==> job 1848 <==
==> flow/design.v <==
`timescale 1ns / 1ps
module black_cell(
    input  wire g_left, p_left,
    input  wire g_right, p_right,
    output wire g_out, p_out
);
    assign g_out = g_left | (p_left & g_right);
    assign p_out = p_left & p_right;
endmodule
module gray_cell(
    input  wire g_left, p_left,
    input  wire g_right,
    output wire g_out
);
    assign g_out = g_left | (p_left & g_right);
endmodule
module han_carlson_32(
    input  wire [31:0] a,
    input  wire [31:0] b,
    output wire [31:0] s,
    output wire        ca
);
    wire [31:0] g0, p0;
    assign g0 = a & b;
    assign p0 = a ^ b;
    wire [31:0] gg1, pp1;
    wire [31:0] gg2, pp2;
    wire [31:0] gg3, pp3;
    wire [31:0] gg4, pp4;
    wire [31:0] gg5, pp5;
    genvar i;
    generate
        for (i = 0; i < 32; i = i + 1) begin : STAGE1
            if (i >= 1) begin
                assign gg1[i] = g0[i] | (p0[i] & g0[i-1]);
                assign pp1[i] = p0[i] & p0[i-1];
            end else begin
                assign gg1[i] = g0[i];
                assign pp1[i] = p0[i];
            end
        end
    endgenerate
    generate
        for (i = 0; i < 32; i = i + 1) begin : STAGE2
            if (i >= 2) begin
                assign gg2[i] = gg1[i] | (pp1[i] & gg1[i-2]);
                assign pp2[i] = pp1[i] & pp1[i-2];
            end else begin
                assign gg2[i] = gg1[i];
                assign pp2[i] = pp1[i];
            end
        end
    endgenerate
    generate
        for (i = 0; i < 32; i = i + 1) begin : STAGE3
            if (i >= 4) begin
                assign gg3[i] = gg2[i] | (pp2[i] & gg2[i-4]);
                assign pp3[i] = pp2[i] & pp2[i-4];
            end else begin
                assign gg3[i] = gg2[i];
                assign pp3[i] = pp2[i];
            end
        end
    endgenerate
    generate
        for (i = 0; i < 32; i = i + 1) begin : STAGE4
            if (i >= 8) begin
                assign gg4[i] = gg3[i] | (pp3[i] & gg3[i-8]);
                assign pp4[i] = pp3[i] & pp3[i-8];
            end else begin
                assign gg4[i] = gg3[i];
                assign pp4[i] = pp3[i];
            end
        end
    endgenerate
    generate
        for (i = 0; i < 32; i = i + 1) begin : STAGE5
            if (i >= 16) begin
                assign gg5[i] = gg4[i] | (pp4[i] & gg4[i-16]);
                assign pp5[i] = pp4[i] & pp4[i-16];
            end else begin
                assign gg5[i] = gg4[i];
                assign pp5[i] = pp4[i];
            end
        end
    endgenerate
    wire [31:0] c;
    assign c[0] = 1'b0;
    generate
        for (i = 1; i < 32; i = i + 1) begin : CARRY_ASSIGN
            assign c[i] = gg5[i-1];
        end
    endgenerate
    assign ca = gg5[31];
    assign s = p0 ^ c;
endmodule
module full_adder(
    input a, b, c,
    output s, ca
);
    assign s  = a ^ b ^ c;
    assign ca = (a & b) | (b & c) | (c & a);
endmodule
module compressor_7to3(
    input  [31:0] a1, a2, a3, a4, a5, a6, a7,
    output [31:0] s,
    output [31:0] c1,   
    output [31:0] c2    
);
    genvar j;
    generate
        for (j = 0; j < 32; j = j + 1) begin
            wire s1, s2, s3, s4, d1, d2, d3, d4;
            full_adder f1 (.a(a1[j]), .b(a2[j]), .c(a3[j]), .s(s1), .ca(d1));
            full_adder f2 (.a(a4[j]), .b(a5[j]), .c(a6[j]), .s(s2), .ca(d2));
            full_adder f3 (.a(s1),   .b(s2),   .c(a7[j]),  .s(s3), .ca(d3));
            full_adder f4 (.a(d1),   .b(d2),   .c(d3),    .s(s4), .ca(d4));
            assign s[j]  = s3;
            assign c1[j] = s4;  
            assign c2[j] = d4;  
        end
    endgenerate
endmodule
module csa(
    input  [31:0] a, b, c,
    output [31:0] s,
    output [31:0] ca 
);
    assign s  = a ^ b ^ c;
    assign ca = ((a & b) | (b & c) | (c & a)) << 1;
endmodule
module Optimized_Wallace(
    input clk, rst,
    input [15:0] A, B,
    output reg [31:0] PRODUCT
);
    genvar i, j;
    wire [31:0] pp [0:15];
    generate
        for (i = 0; i < 16; i = i + 1) begin
            for (j = 0; j < 32; j = j + 1) begin
                if ((j >= i) && (j < i + 16))
                    assign pp[i][j] = A[j - i] & B[i];
                else
                    assign pp[i][j] = 1'b0;
            end
        end
    endgenerate
    wire [31:0] s0, s1_1, c0, c1, c0_2, c1_2, b0, b1, b0_2, b1_2;
     compressor_7to3 u1 (.a1(pp[0]), .a2(pp[1]), .a3(pp[2]), .a4(pp[3]), .a5(pp[4]), .a6(pp[5]), .a7(pp[6]), .s(s0), .c1(b0), .c2(b0_2));
     compressor_7to3 u2 (.a1(pp[7]), .a2(pp[8]), .a3(pp[9]), .a4(pp[10]), .a5(pp[11]), .a6(pp[12]), .a7(pp[13]), .s(s1_1), .c1(b1), .c2(b1_2));
   assign c0   = b0<<1;      
   assign c1   = b1<<1;      
   assign c0_2 = b0_2<<2;    
   assign c1_2 = b1_2<<2;   
    reg [31:0] r_s0, r_s1, r_c0, r_c1, r_c02, r_c12, r_pp14, r_pp15;
    always @(posedge clk or posedge rst) begin
        if (rst) begin
            r_s0 <= 0; r_s1 <= 0;
            r_c0 <= 0; r_c1 <= 0;
            r_c02 <= 0; r_c12 <= 0;
            r_pp14 <= 0; r_pp15 <= 0;
        end 
        else begin
            r_s0 <= s0; r_s1 <= s1_1;
            r_c0 <= c0; r_c1 <= c1;
            r_c02 <= c0_2; r_c12 <= c1_2;
            r_pp14 <= pp[14]; r_pp15 <= pp[15];
        end
    end
    wire [31:0] sum2, c1_s2, c2_s2, ca1, ca2;
    compressor_7to3 p1 (.a1(r_s0), .a2(r_s1), .a3(r_c0), .a4(r_c1), .a5(r_c02), .a6(r_c12), .a7(r_pp14), .s(sum2), .c1(c1_s2), .c2(c2_s2));
    assign ca1 = c1_s2<<1;     
    assign ca2 = c2_s2<<2;     
    reg [31:0] rsum2, rca1, rca2, rlt;
    always @(posedge clk or posedge rst) begin
        if (rst) begin
            rsum2 <= 0;
            rca1 <= 0;
            rca2 <= 0;
            rlt <= 0;
        end
        else begin
            rsum2 <= sum2;
            rca1 <= ca1;
            rca2 <= ca2;
            rlt <= r_pp15;
        end
    end
    wire [31:0] ps1, pca1, s, ca;
    csa q1 (.a(rsum2), .b(rca1), .c(rca2), .s(ps1), .ca(pca1));
    csa q2 (.a(rlt), .b(ps1), .c(pca1), .s(s), .ca(ca));
    reg [31:0] rsum, rcarry;
    always @(posedge clk or posedge rst) begin
        if (rst) begin
            rsum <= 0;
            rcarry <= 0;
        end 
        else begin
            rsum <= s;
            rcarry <= ca;
        end
    end
    wire [31:0] sum;
    wire carry;
    han_carlson_32 p2 (.a(rsum), .b(rcarry), .s(sum), .ca(carry));
    always @(posedge clk or posedge rst) begin
        if (rst)
            PRODUCT <= 0;
        else
            PRODUCT <= sum;
    end
endmodule
==> flow/run.sh <==
#!/bin/bash
# the make line also repeats each setting of config.mk as NAME=value (left out here)
make -C /OpenROAD-flow-scripts/flow DESIGN_CONFIG=/design/flow/config.mk WORK_HOME=/design/flow/orfs CLKGATE_MAP_FILE= finish
==> flow/config.mk <==
export PLATFORM = sky130hd
export DESIGN_NAME = Optimized_Wallace
export DESIGN_NICKNAME = Optimized_Wallace
export VERILOG_FILES = /design/flow/design.v
export SDC_FILE = /design/flow/constraint.sdc
export NUM_CORES = 4
export LEC_CHECK = 0
export ABC_AREA = 1
export CAP_MARGIN = 20
export CORE_MARGIN = 2
export CORE_UTILIZATION = 72
export CTS_CLUSTER_DIAMETER = 333
export CTS_CLUSTER_SIZE = 100
export SETUP_SLACK_MARGIN = 0.25
export SLEW_MARGIN = 20
==> flow/constraint.sdc <==
create_clock -name core_clock -period 1.65 [get_ports {clk}]
set_input_delay 0.3300 -clock core_clock [delete_from_list [all_inputs] [get_ports {clk}]]
set_output_delay 0.3300 -clock core_clock [all_outputs]
set_load 0.01 [all_outputs]
==> job 7952 (differences from job 1848) <==
ABC_AREA = not set   (was 1)
CTS_CLUSTER_DIAMETER = not set   (was 333)
CTS_CLUSTER_SIZE = 14   (was 100)
PLACE_DENSITY_LB_ADDON = 0.29   (was not set)
SETUP_SLACK_MARGIN = 0.11   (was 0.25)
==> flow/constraint.sdc (replaced) <==
create_clock -name core_clock -period 0.81 [get_ports {clk}]
set_input_delay 0.1620 -clock core_clock [delete_from_list [all_inputs] [get_ports {clk}]]
set_output_delay 0.1620 -clock core_clock [all_outputs]
set_load 0.01 [all_outputs]
==> notes.md <==
run metrics: status=aborted with a tool error, row cnt=58, stage reached=global routing (5_1_grt), core area=25000 sq um, H-tree levels=1, Post-Syn Instances=around 1.7k, CTS Hold Bufs=1, grt met2 use=0.884, Synth Area per Inst=10.4 sq um, Error=[ERROR GRT-0232] Routing congestion too high. Check the congestion heatmap in the GUI., Distinct lib cells used=22, Synth top cell by count=inv_1, Chip Width=roughly 160 um
That was job 1848.
==> notes.md <==
run metrics: Error=[ERROR DPL-0038] Utilization greater than 100%, impossible to legalize, row cnt=56, post-synthesis chip area from yosys=17200 sq um, Nets at Floorplan=1641, stage reached=clock tree synthesis (4_1_cts), fp_density=0.733, Distinct lib cells used=49, core area=23500 sq um, Synth Area per Inst=13.2 sq um, post-synthesis register bit count=337, Synth top cell by count=dfrtp_1, status=aborted with a tool error
That was job 7952.

========
==> 10-13 <==
Starts from the design.v that is shown in full above.
clock: 1.57 ns
lec_check: 0
abc_area: 1
cap_margin: 0
core_margin: 2
core_utilization: 70
cts_cluster_size: 25
setup_slack_margin: 0.46
slew_margin: 20
run.sh (not shown) runs the stock make flow with config.mk's settings and CLKGATE_MAP_FILE=.
==> inputs of 04-25, as changes to 10-13 <==
Settings changed: ABC_AREA 1 to unset, CAP_MARGIN 0 to 40, CELL_PAD_IN_SITES_DETAIL_PLACEMENT set to 1, CORE_ASPECT_RATIO set to 0.84, CORE_UTILIZATION 70 to 33, CTS_CLUSTER_DIAMETER set to 125, CTS_CLUSTER_SIZE 25 to 24, MIN_ROUTING_LAYER set to met2, PLACE_DENSITY_LB_ADDON set to 0.03, SETUP_SLACK_MARGIN 0.46 to 0.59.
==> flow/constraint.sdc (replaced) <==
create_clock -name core_clock -period 3.0 [get_ports {clk}]
set_input_delay 0.6000 -clock core_clock [delete_from_list [all_inputs] [get_ports {clk}]]
set_output_delay 0.6000 -clock core_clock [all_outputs]
set_load 0.01 [all_outputs]
==> inputs of 12-20, as changes to 10-13 <==
Settings changed: ABC_AREA 1 to unset, CAP_MARGIN 0 to 20, CORE_UTILIZATION 70 to 40, CTS_CLUSTER_SIZE 25 to unset, SETUP_SLACK_MARGIN 0.46 to 0.54.
==> flow/constraint.sdc (replaced) <==
create_clock -name core_clock -period 2.74 [get_ports {clk}]
set_input_delay 0.5480 -clock core_clock [delete_from_list [all_inputs] [get_ports {clk}]]
set_output_delay 0.5480 -clock core_clock [all_outputs]
set_load 0.01 [all_outputs]
==> qor summary <==
|  | 12-20 | 10-13 | 04-25 |
|---|---|---|---|
| Run status | timing/DRC/antenna clean | did not finish | timing/DRC/antenna clean |
| Last stage reached | - | 5_1_grt | - |
| Placed wire-length estimate | 24,800 um | 29,600 um | 30,500 um |
| Well-Tap Cells | 539 | - | 663 |
| Number of post-CTS setup repair buffers | 30 | 64 | 16 |
| Hold Path Sink | q2.a[19] | - | rsum[2] |
| Setup crit start | rcarry[6] | - | rcarry[22] |
| Final routed DRC violation total | 0 | - | 0 |
| Mux cell area share after synthesis | 0.124% | 0% | 0.124% |
| Number of fillers in the final layout | 3,622 | - | 5,256 |
| Depth of the worst register-to-register path | 8 | - | 8 |
| Max-area cell class | registers | - | registers |
| Dominant cell by count in the synthesized netlist | sky130_fd_sc_hd__dfrtp_1 | sky130_fd_sc_hd__inv_1 | sky130_fd_sc_hd__dfrtp_1 |
| Synth-to-layout area growth | 24.3% | - | 21.2% |
| Post-DR wirelength/cell | 17.8 um | - | 21.6 um |
| Multi-input combinational area share | 38.3% | - | 39.0% |
| Met3 Routed Length | 1690 um | - | 20,300 um |
| Routability congestion estimate | 0.814 | 0.888 | 0.780 |
| Inverters | 205 | - | 205 |
| Worst EP arrival | 2.68 ns | - | 3.17 ns |
| Vias | 9,411 | - | 12,900 |
| Area share, top type | 49.0% | 46.3% | 49.0% |
| Max-slew violation count | 0 | - | 0 |
| Number of cells on the worst hold path | 0 | - | 0 |
| Worst setup slack for register-to-register paths | 0.45 ns | - | 0.30 ns |
| Hold WC Path Type | reg2reg | - | reg2reg |
| Worst min-delay path startpoint | r_pp15[19] | - | rsum2[2] |
| Slew margin rel. | 62.6% | - | 62.0% |

========
==> delta: inputs <==
Starts from the design.v that is shown in full above.
export LEC_CHECK = 0
export ABC_AREA = 1
export CAP_MARGIN = 20
export CORE_MARGIN = 2
export CORE_UTILIZATION = 72
export CTS_CLUSTER_DIAMETER = 188
export CTS_CLUSTER_SIZE = 73
export PLACE_DENSITY_LB_ADDON = 0.27
export SETUP_SLACK_MARGIN = 0.25
export SLEW_MARGIN = 20
create_clock -name core_clock -period 1.55 [get_ports {clk}]
==> yarrow (differences from delta) <==
--- a/flow/config.mk
+++ b/flow/config.mk
@@ -9,8 +9,10 @@
 export CAP_MARGIN = 20
+export CELL_PAD_IN_SITES_DETAIL_PLACEMENT = 0
 export CORE_MARGIN = 2
 export CORE_UTILIZATION = 72
-export CTS_CLUSTER_DIAMETER = 188
-export CTS_CLUSTER_SIZE = 73
-export PLACE_DENSITY_LB_ADDON = 0.27
-export SETUP_SLACK_MARGIN = 0.25
+export CTS_CLUSTER_DIAMETER = 199
+export CTS_CLUSTER_SIZE = 15
+export HOLD_SLACK_MARGIN = -0.07
+export PLACE_DENSITY_LB_ADDON = 0.17
+export SETUP_SLACK_MARGIN = 0.39
 export SLEW_MARGIN = 20
==> flow/constraint.sdc (replaced) <==
create_clock -name core_clock -period 2.24 [get_ports {clk}]
set_input_delay 0.4480 -clock core_clock [delete_from_list [all_inputs] [get_ports {clk}]]
set_output_delay 0.4480 -clock core_clock [all_outputs]
set_load 0.01 [all_outputs]
==> maple (differences from delta) <==
==> flow/config.mk (replaced) <==
export PLATFORM = sky130hd
export DESIGN_NAME = Optimized_Wallace
export DESIGN_NICKNAME = Optimized_Wallace
export VERILOG_FILES = /design/flow/design.v
export SDC_FILE = /design/flow/constraint.sdc
export NUM_CORES = 4
export LEC_CHECK = 0
export ABC_AREA = 1
export CAP_MARGIN = 0
export CORE_MARGIN = 2
export CORE_UTILIZATION = 70
export CTS_CLUSTER_SIZE = 18
export HOLD_SLACK_MARGIN = -0.09
export SETUP_SLACK_MARGIN = -0.1
export SLEW_MARGIN = 20
==> flow/constraint.sdc (replaced) <==
create_clock -name core_clock -period 1.52 [get_ports {clk}]
set_input_delay 0.3040 -clock core_clock [delete_from_list [all_inputs] [get_ports {clk}]]
set_output_delay 0.3040 -clock core_clock [all_outputs]
set_load 0.01 [all_outputs]
==> zinc (differences from delta) <==
==> flow/config.mk (replaced) <==
export PLATFORM = sky130hd
export DESIGN_NAME = Optimized_Wallace
export DESIGN_NICKNAME = Optimized_Wallace
export VERILOG_FILES = /design/flow/design.v
export SDC_FILE = /design/flow/constraint.sdc
export NUM_CORES = 4
export LEC_CHECK = 0
export CAP_MARGIN = 20
export CORE_MARGIN = 2
export CORE_UTILIZATION = 71
export SLEW_MARGIN = 20
==> flow/constraint.sdc (replaced) <==
create_clock -name core_clock -period 0.906 [get_ports {clk}]
set_input_delay 0.1812 -clock core_clock [delete_from_list [all_inputs] [get_ports {clk}]]
set_output_delay 0.1812 -clock core_clock [all_outputs]
set_load 0.01 [all_outputs]
==> results <==
Result of the run: yarrow finished with violations; maple finished with violations; delta aborted with a tool error; zinc aborted with a tool error
Failing step: yarrow -; maple -; delta 5_1_grt; zinc 4_1_cts
Reasons for failing layout checks: yarrow setup timing; maple setup timing; delta -; zinc -
Final non-filler cell total: yarrow 2237; maple 2330; delta -; zinc -
Crit path launch: yarrow B[8]; maple B[1]; delta -; zinc -
H-Tree Depth: yarrow 1; maple 2; delta 1; zinc -
Count of buffers not belonging to the clock network in the layout: yarrow 197; maple 250; delta -; zinc -
Length of routed wiring on met1: yarrow 19.6 mm; maple 21.2 mm; delta -; zinc -
Insertion Delay late pin: yarrow 0.57 ns; maple 0.55 ns; delta -; zinc -
Maximum clock insertion buffer count: yarrow 3; maple 3; delta 3; zinc -
Area figure in the yosys stat output: yarrow 18200 um2; maple 18200 um2; delta 18200 um2; zinc 17200 um2
Reg-to-reg slack, setup: yarrow 0.02 ns; maple -0.64 ns; delta -; zinc -
Number of nets in the layout: yarrow 2248; maple 2310; delta -; zinc -
PwrDens: yarrow 1060 nW/um2; maple 1690 nW/um2; delta -; zinc -
Number of tap cells added at floorplan: yarrow 330; maple 335; delta -; zinc -
First-pass DRT Iterations: yarrow 13; maple 12; delta -; zinc -
Pre-CTS worst setup slack: yarrow -0.554 ns; maple -1.13 ns; delta -1.14 ns; zinc -1.70 ns
Die outline width: yarrow 163 um; maple 165 um; delta 163 um; zinc 160 um
Power dissipated by switching net loads: yarrow 0.00970 W; maple 0.0165 W; delta -; zinc -
Setup repair bufs after CTS: yarrow 27; maple 42; delta 66; zinc -
No activity file was given, so power comes from the tool's default toggle rates.
